## sierra
// mult16_top
module mult16_top (
  input         clk,
  input  [15:0] a,
  input  [15:0] b,
  output [31:0] p
);
  reg  [15:0] a_r, b_r;
  reg  [31:0] p_r;
  wire [31:0] o;
  multiplier_16bit u_mul (.a(a_r), .b(b_r), .o(o));
  always @(posedge clk) begin
    a_r <= a;
    b_r <= b;
    p_r <= o;
  end
  assign p = p_r;
endmodule
Size in the first run: ~64 flip-flops, roughly 65 I/O pins, ~0.0077 mm² of cells after synthesis.
Settings: LEC_CHECK=0, CAP_MARGIN=40, CELL_PAD_IN_SITES_DETAIL_PLACEMENT=2, CELL_PAD_IN_SITES_GLOBAL_PLACEMENT=1, CORE_ASPECT_RATIO=0.72, CORE_MARGIN=2, CORE_UTILIZATION=30, MAX_ROUTING_LAYER=met5, MIN_ROUTING_LAYER=met2, PLACE_DENSITY_LB_ADDON=0.26, SETUP_SLACK_MARGIN=4.21, SLEW_MARGIN=20, TNS_END_PERCENT=35; clock period 15.0 ns.
run.sh (not shown) runs the stock make flow with config.mk's settings and CLKGATE_MAP_FILE=.
Looking at the reports, sierra completed the entire flow and the layout it produced met the timing, DRC and antenna checks.
The inputs of lagoon differ from those of sierra as listed below.
Settings: a change of CAP_MARGIN from 40 to 5; a deleted MAX_ROUTING_LAYER that had been met5; an added CTS_CLUSTER_DIAMETER of 328; a deleted CELL_PAD_IN_SITES_DETAIL_PLACEMENT that had been 2; an added CTS_CLUSTER_SIZE of 98; an added ABC_AREA of 1; a deleted SETUP_SLACK_MARGIN that had been 4.21; an added PLACE_DENSITY of 0.42; a deleted PLACE_DENSITY_LB_ADDON that had been 0.26; a deleted CELL_PAD_IN_SITES_GLOBAL_PLACEMENT that had been 1; a change of CORE_UTILIZATION from 30 to 58; a deleted CORE_ASPECT_RATIO that had been 0.72; a deleted MIN_ROUTING_LAYER that had been met2; a deleted TNS_END_PERCENT that had been 35.
Results
- lagoon ended with every stage complete and zero timing, DRC or antenna violations.
- The share of the final layout cell area in multi-input gates reported for lagoon is greater than that of sierra by 0.73 points.
- Taking sierra as the reference, in lagoon wire length shows a reduction of 32%, synthesized cell count +59, area of all placed cells without fillers lost 4.5%, minimum clock period after layout up 1.30 ns, number of global-route vias before repair dropped about 36%.
Relative to lagoon, the following input files were edited for juniper:
Settings: swapping 58 for 63 in CORE_UTILIZATION; clearing PLACE_DENSITY, which used to be 0.42; clearing CTS_CLUSTER_DIAMETER, which used to be 328; putting SETUP_SLACK_MARGIN at -1.43 where nothing was set; clearing ABC_AREA, which used to be 1; swapping 5 for 20 in CAP_MARGIN; putting TNS_END_PERCENT at 10 where nothing was set; clearing CTS_CLUSTER_SIZE, which used to be 98; putting CORE_ASPECT_RATIO at 0.5 where nothing was set.
Findings:
Across juniper and lagoon, the outcome is the same: a clean finish for every run. [compare] base=lagoon new=juniper: final clock period utilization by the worst path level; cell count of the worst reg-to-reg path down 1; design area has remained practically unchanged; arrival time at the worst endpoint fell by 0.03 ns. ~same clock-pin slew of the registers on the worst-case setup and hold paths in juniper and lagoon.

Starting RTL as in the previous note.
// mult16_top
module mult16_top (
  input         clk,
  input  [15:0] a,
  input  [15:0] b,
  output [31:0] p
);
  reg  [15:0] a_r, b_r;
  reg  [31:0] p_r;
  wire [31:0] o;
  multiplier_16bit u_mul (.a(a_r), .b(b_r), .o(o));
  always @(posedge clk) begin
    a_r <= a;
    b_r <= b;
    p_r <= o;
  end
  assign p = p_r;
endmodule
clock: 12.0 ns
lec_check: 0
abc_area: 0
cap_margin: 40
cell_pad_in_sites_detail_placement: 0
core_aspect_ratio: 0.71
core_margin: 2
core_utilization: 72
max_routing_layer: met5
place_density: 0.64
slew_margin: 20
The starting point finished but failed the layout checks on setup timing.
Edit:
Settings changed: ABC_AREA 0 to default, CAP_MARGIN 40 to 20, CELL_PAD_IN_SITES_DETAIL_PLACEMENT 0 to default, CORE_ASPECT_RATIO 0.71 to default, CTS_CLUSTER_DIAMETER from default to 187, MAX_ROUTING_LAYER met5 to default, PLACE_DENSITY 0.64 to default, PLACE_DENSITY_LB_ADDON from default to 0.14, SETUP_SLACK_MARGIN from default to 3.43.
Effect:
- The new run produced a layout that fails on setup timing
- first-iteration DRC count goes down by 58%
- via count goes down by 0.54%
- cell area goes down by 1.7%
- global-route usage goes down by 0.54 points
Edit:
Settings changed: CAP_MARGIN 20 to 40, CORE_ASPECT_RATIO from default to 0.72, CTS_CLUSTER_DIAMETER 187 to default, PLACE_DENSITY_LB_ADDON 0.14 to default, SETUP_SLACK_MARGIN 3.43 to default.
What happened: The new run finished but failed the layout checks on setup timing; synthesized cell count does not change; fmax stays flat; flip-flop count is unchanged; routed wire length came out lower by about 3.5%; die size barely changes; global-route usage came out lower by 2.3 points; first-iteration DRC count came out higher by 65%; critical path depth stays the same.
Edit:
Settings changed: ABC_AREA from default to 1, CAP_MARGIN 40 to 20, CORE_ASPECT_RATIO 0.72 to default, PLACE_DENSITY from default to 0.35.
Clock period 12.0 ns to 9.39 ns, I/O delays scaled along.
=> The new run ran to the end with violations: setup timing; wire length goes down by a few percent; first-iteration DRC count is lower by a quarter to a third; count of clock-buffer cells in the layout rises by 2; global-route usage went down by 0.54 points; die size grows by a few percent; fmax stays flat; cell area rises slightly.
Edit:
Settings changed: PLACE_DENSITY 0.35 to default, SETUP_SLACK_MARGIN from default to 1.19.
Clock period 9.39 ns to 6.15 ns, I/O delays scaled along.
After rerunning:
- The changed run completed and failed the layout checks on setup timing
- cell area came out higher by about 2.7%
- routed wire length came out higher by 6.2%
- final cell count came out higher by 1.2%
- worst setup slack is worse by 3.2 ns
- register-to-register slack is worse by 3.2 ns
- flip-flop count stays the same
Edit:
Settings changed: ABC_AREA 1 to default, CORE_UTILIZATION 72 to 57, SETUP_SLACK_MARGIN 1.19 to default.
Clock period 6.15 ns to 7.89 ns, I/O delays scaled along.
The changed run completed and failed the layout checks on setup timing.
Die area rises by about 20%.
Routed wire length falls by 17%.
Critical path depth falls by 1.
Global-route usage falls by 7.1 points.
Final cell count falls by about 2%.
Register-to-register slack gains 1.7 ns.
Design area falls by 1.8%.
Hold slack gains 0.058 ns.
First-iteration DRC count falls by 41%.
Worst setup slack gains 1.7 ns.
